==> tundra: inputs <==
// Circle_Area_Calculator
module Circle_Area_Calculator(clk, rst, radius, area);
  input wire clk, rst;
  input wire [31:0] radius;
  output reg [31:0] area;
  wire [31:0] Square_radius, Result;
  parameter Pi = 32'b01000000010010010000111111010000;
  FloatMultiplier_rounding FM0(.Multiplicand(radius), .Multiplier(radius), .Result(Square_radius));
  FloatMultiplier_rounding FM1(.Multiplicand(Square_radius), .Multiplier(Pi), .Result(Result));
  always @(posedge clk) begin
	if(rst) begin
		area[31:0] <= 1'b0;
	end else begin
		area[31:0] <= Result[31:0];
	end
  end
endmodule
clock: 38.0 ns
lec_check: 0
abc_area: 0
cap_margin: 30
cell_pad_in_sites_detail_placement: 1
cell_pad_in_sites_global_placement: 2
core_aspect_ratio: 0.79
core_margin: 2
core_utilization: 27
cts_cluster_diameter: 74
cts_cluster_size: 14
gpl_timing_driven: 0
hold_slack_margin: 0.07
place_density_lb_addon: 0.11
setup_slack_margin: -0.45
slew_margin: 15
run.sh (not shown) runs the stock make flow with config.mk's settings and CLKGATE_MAP_FILE=.
==> ember: changes against tundra <==
Settings changed: ABC_AREA 0 to 1, CAP_MARGIN 30 to 20, CELL_PAD_IN_SITES_DETAIL_PLACEMENT 1 to not set, CELL_PAD_IN_SITES_GLOBAL_PLACEMENT 2 to not set, CORE_ASPECT_RATIO 0.79 to not set, CORE_UTILIZATION 27 to 68, CTS_CLUSTER_DIAMETER 74 to not set, CTS_CLUSTER_SIZE 14 to not set, GPL_TIMING_DRIVEN 0 to not set, HOLD_SLACK_MARGIN 0.07 to not set, PLACE_DENSITY_LB_ADDON 0.11 to not set, SETUP_SLACK_MARGIN -0.45 to not set, SLEW_MARGIN 15 to 20, TNS_END_PERCENT set to 5.
==> flow/constraint.sdc (replaced) <==
create_clock -name core_clock -period 24.5 [get_ports {clk}]
set_input_delay 4.9000 -clock core_clock [delete_from_list [all_inputs] [get_ports {clk}]]
set_output_delay 4.9000 -clock core_clock [all_outputs]
set_load 0.01 [all_outputs]
==> changes_impl.md <==
## Flow update

- Status: no timing/DRC/antenna violations
- Worst Path Required: ~38000 ps
- Pre-CTS setup slack: -932 ps
- # fillers: 14600
- Worst setup SP type: input port
- Met3 Track Usage GR: 0.00937
- MUX area fraction: 0.00609
- Max Cap Violations: 0
- Crit path max fanout: 19
- Min-delay src: rst
- Wirelength, routed: 122 mm
- Met3 WL: 3.25 mm
- Post-synth top area share: 0.244
- Final hold violations: 0
The numbers above come from tundra.

==> changes_impl.md <==
### Physical design

- Most common cell in the netlist: inv_1
- Pre-CTS setup slack: -2310 ps
- MUX area fraction: 0
- Yosys Instances: 5045
- Status: did not finish
- Met3 Track Usage GR: 0.722
- Most Crowded Layer GR: met2
- Post-synth top area share: 0.243
- Placed Cells: roughly 6600
- Halt Stage: global routing (5_1_grt)
- Error msg: [ERROR GRT-0232] Routing congestion too high. Check the congestion heatmap in the GUI.
- Yosys warns: 2
The numbers above come from ember.


========
==> inputs of v2 <==
Starting RTL as in the previous note.
==> flow/design.v (excerpt) <==
module Circle_Area_Calculator(clk, rst, radius, area);
  input wire clk, rst;
  input wire [31:0] radius;
  output reg [31:0] area;
  wire [31:0] Square_radius, Result;
  parameter Pi = 32'b01000000010010010000111111010000;
  FloatMultiplier_rounding FM0(.Multiplicand(radius), .Multiplier(radius), .Result(Square_radius));
  FloatMultiplier_rounding FM1(.Multiplicand(Square_radius), .Multiplier(Pi), .Result(Result));
  always @(posedge clk) begin
	if(rst) begin
		area[31:0] <= 1'b0;
	end else begin
		area[31:0] <= Result[31:0];
	end
  end
endmodule
==> flow/config.mk <==
export PLATFORM = sky130hd
export DESIGN_NAME = Circle_Area_Calculator
export DESIGN_NICKNAME = Circle_Area_Calculator
export VERILOG_FILES = /design/flow/design.v
export SDC_FILE = /design/flow/constraint.sdc
export NUM_CORES = 4
export LEC_CHECK = 0
export ABC_AREA = 1
export CAP_MARGIN = 30
export CORE_MARGIN = 2
export CORE_UTILIZATION = 57
export CTS_CLUSTER_DIAMETER = 219
export CTS_CLUSTER_SIZE = 82
export GPL_TIMING_DRIVEN = 1
export HOLD_SLACK_MARGIN = 0.07
export PLACE_DENSITY_LB_ADDON = 0.11
export SETUP_SLACK_MARGIN = -0.45
export SLEW_MARGIN = 20
==> flow/constraint.sdc <==
create_clock -name core_clock -period 26.7 [get_ports {clk}]
set_input_delay 5.3400 -clock core_clock [delete_from_list [all_inputs] [get_ports {clk}]]
set_output_delay 5.3400 -clock core_clock [all_outputs]
set_load 0.01 [all_outputs]
==> v13: changes against v2 <==
==> flow/config.mk (replaced) <==
export PLATFORM = sky130hd
export DESIGN_NAME = Circle_Area_Calculator
export DESIGN_NICKNAME = Circle_Area_Calculator
export VERILOG_FILES = /design/flow/design.v
export SDC_FILE = /design/flow/constraint.sdc
export NUM_CORES = 4
export LEC_CHECK = 0
export CAP_MARGIN = 20
export CORE_MARGIN = 2
export CORE_UTILIZATION = 68
export SETUP_SLACK_MARGIN = -2.0
export SLEW_MARGIN = 20
export TNS_END_PERCENT = 10
==> flow/constraint.sdc (replaced) <==
create_clock -name core_clock -period 30.0 [get_ports {clk}]
set_input_delay 6.0000 -clock core_clock [delete_from_list [all_inputs] [get_ports {clk}]]
set_output_delay 6.0000 -clock core_clock [all_outputs]
set_load 0.01 [all_outputs]
==> v29: changes against v2 <==
==> flow/config.mk (replaced) <==
export PLATFORM = sky130hd
export DESIGN_NAME = Circle_Area_Calculator
export DESIGN_NICKNAME = Circle_Area_Calculator
export VERILOG_FILES = /design/flow/design.v
export SDC_FILE = /design/flow/constraint.sdc
export NUM_CORES = 4
export LEC_CHECK = 0
export CAP_MARGIN = 20
export CORE_MARGIN = 2
export CORE_UTILIZATION = 40
export SETUP_SLACK_MARGIN = 2.34
export SLEW_MARGIN = 20
==> flow/constraint.sdc (replaced) <==
create_clock -name core_clock -period 29.0 [get_ports {clk}]
set_input_delay 5.8000 -clock core_clock [delete_from_list [all_inputs] [get_ports {clk}]]
set_output_delay 5.8000 -clock core_clock [all_outputs]
set_load 0.01 [all_outputs]
==> qor summary <==
| metric | v29 | v2 | v13 |
|---|---|---|---|
| Run status | no timing/DRC/antenna violations | no timing/DRC/antenna violations | complete, but fails checks |
| Reasons for failing layout checks | - | - | negative setup slack |
| Slew Limit Headroom | 40.8% | 46.2% | 25.8% |
| Vias in the first global route | 29700 | 31300 | 29100 |
| CTS-repair resized insts | 152 | 11 | 0 |
| First-pass GRT wire length | 146 mm | 142 mm | 138 mm |
| Inverter tally of the final layout excluding the clock network | 352 | 1092 | 352 |
| Area fraction in and, or, nand and nor cells after synthesis | 19.2% | 20.6% | 19.2% |
| Clk_buf instances | 6 | 6 | 5 |
| Average size of a mapped cell | 7.51 um^2 | 6.43 um^2 | 7.51 um^2 |
| Post-route cell area | 38400 um^2 | 39600 um^2 | 35000 um^2 |
| Number of instances in the placed design | 5551 | 6415 | 5080 |
| Die Y-Extent | 288 um | 243 um | 222 um |
| Site Rows | 104 | 87 | 79 |
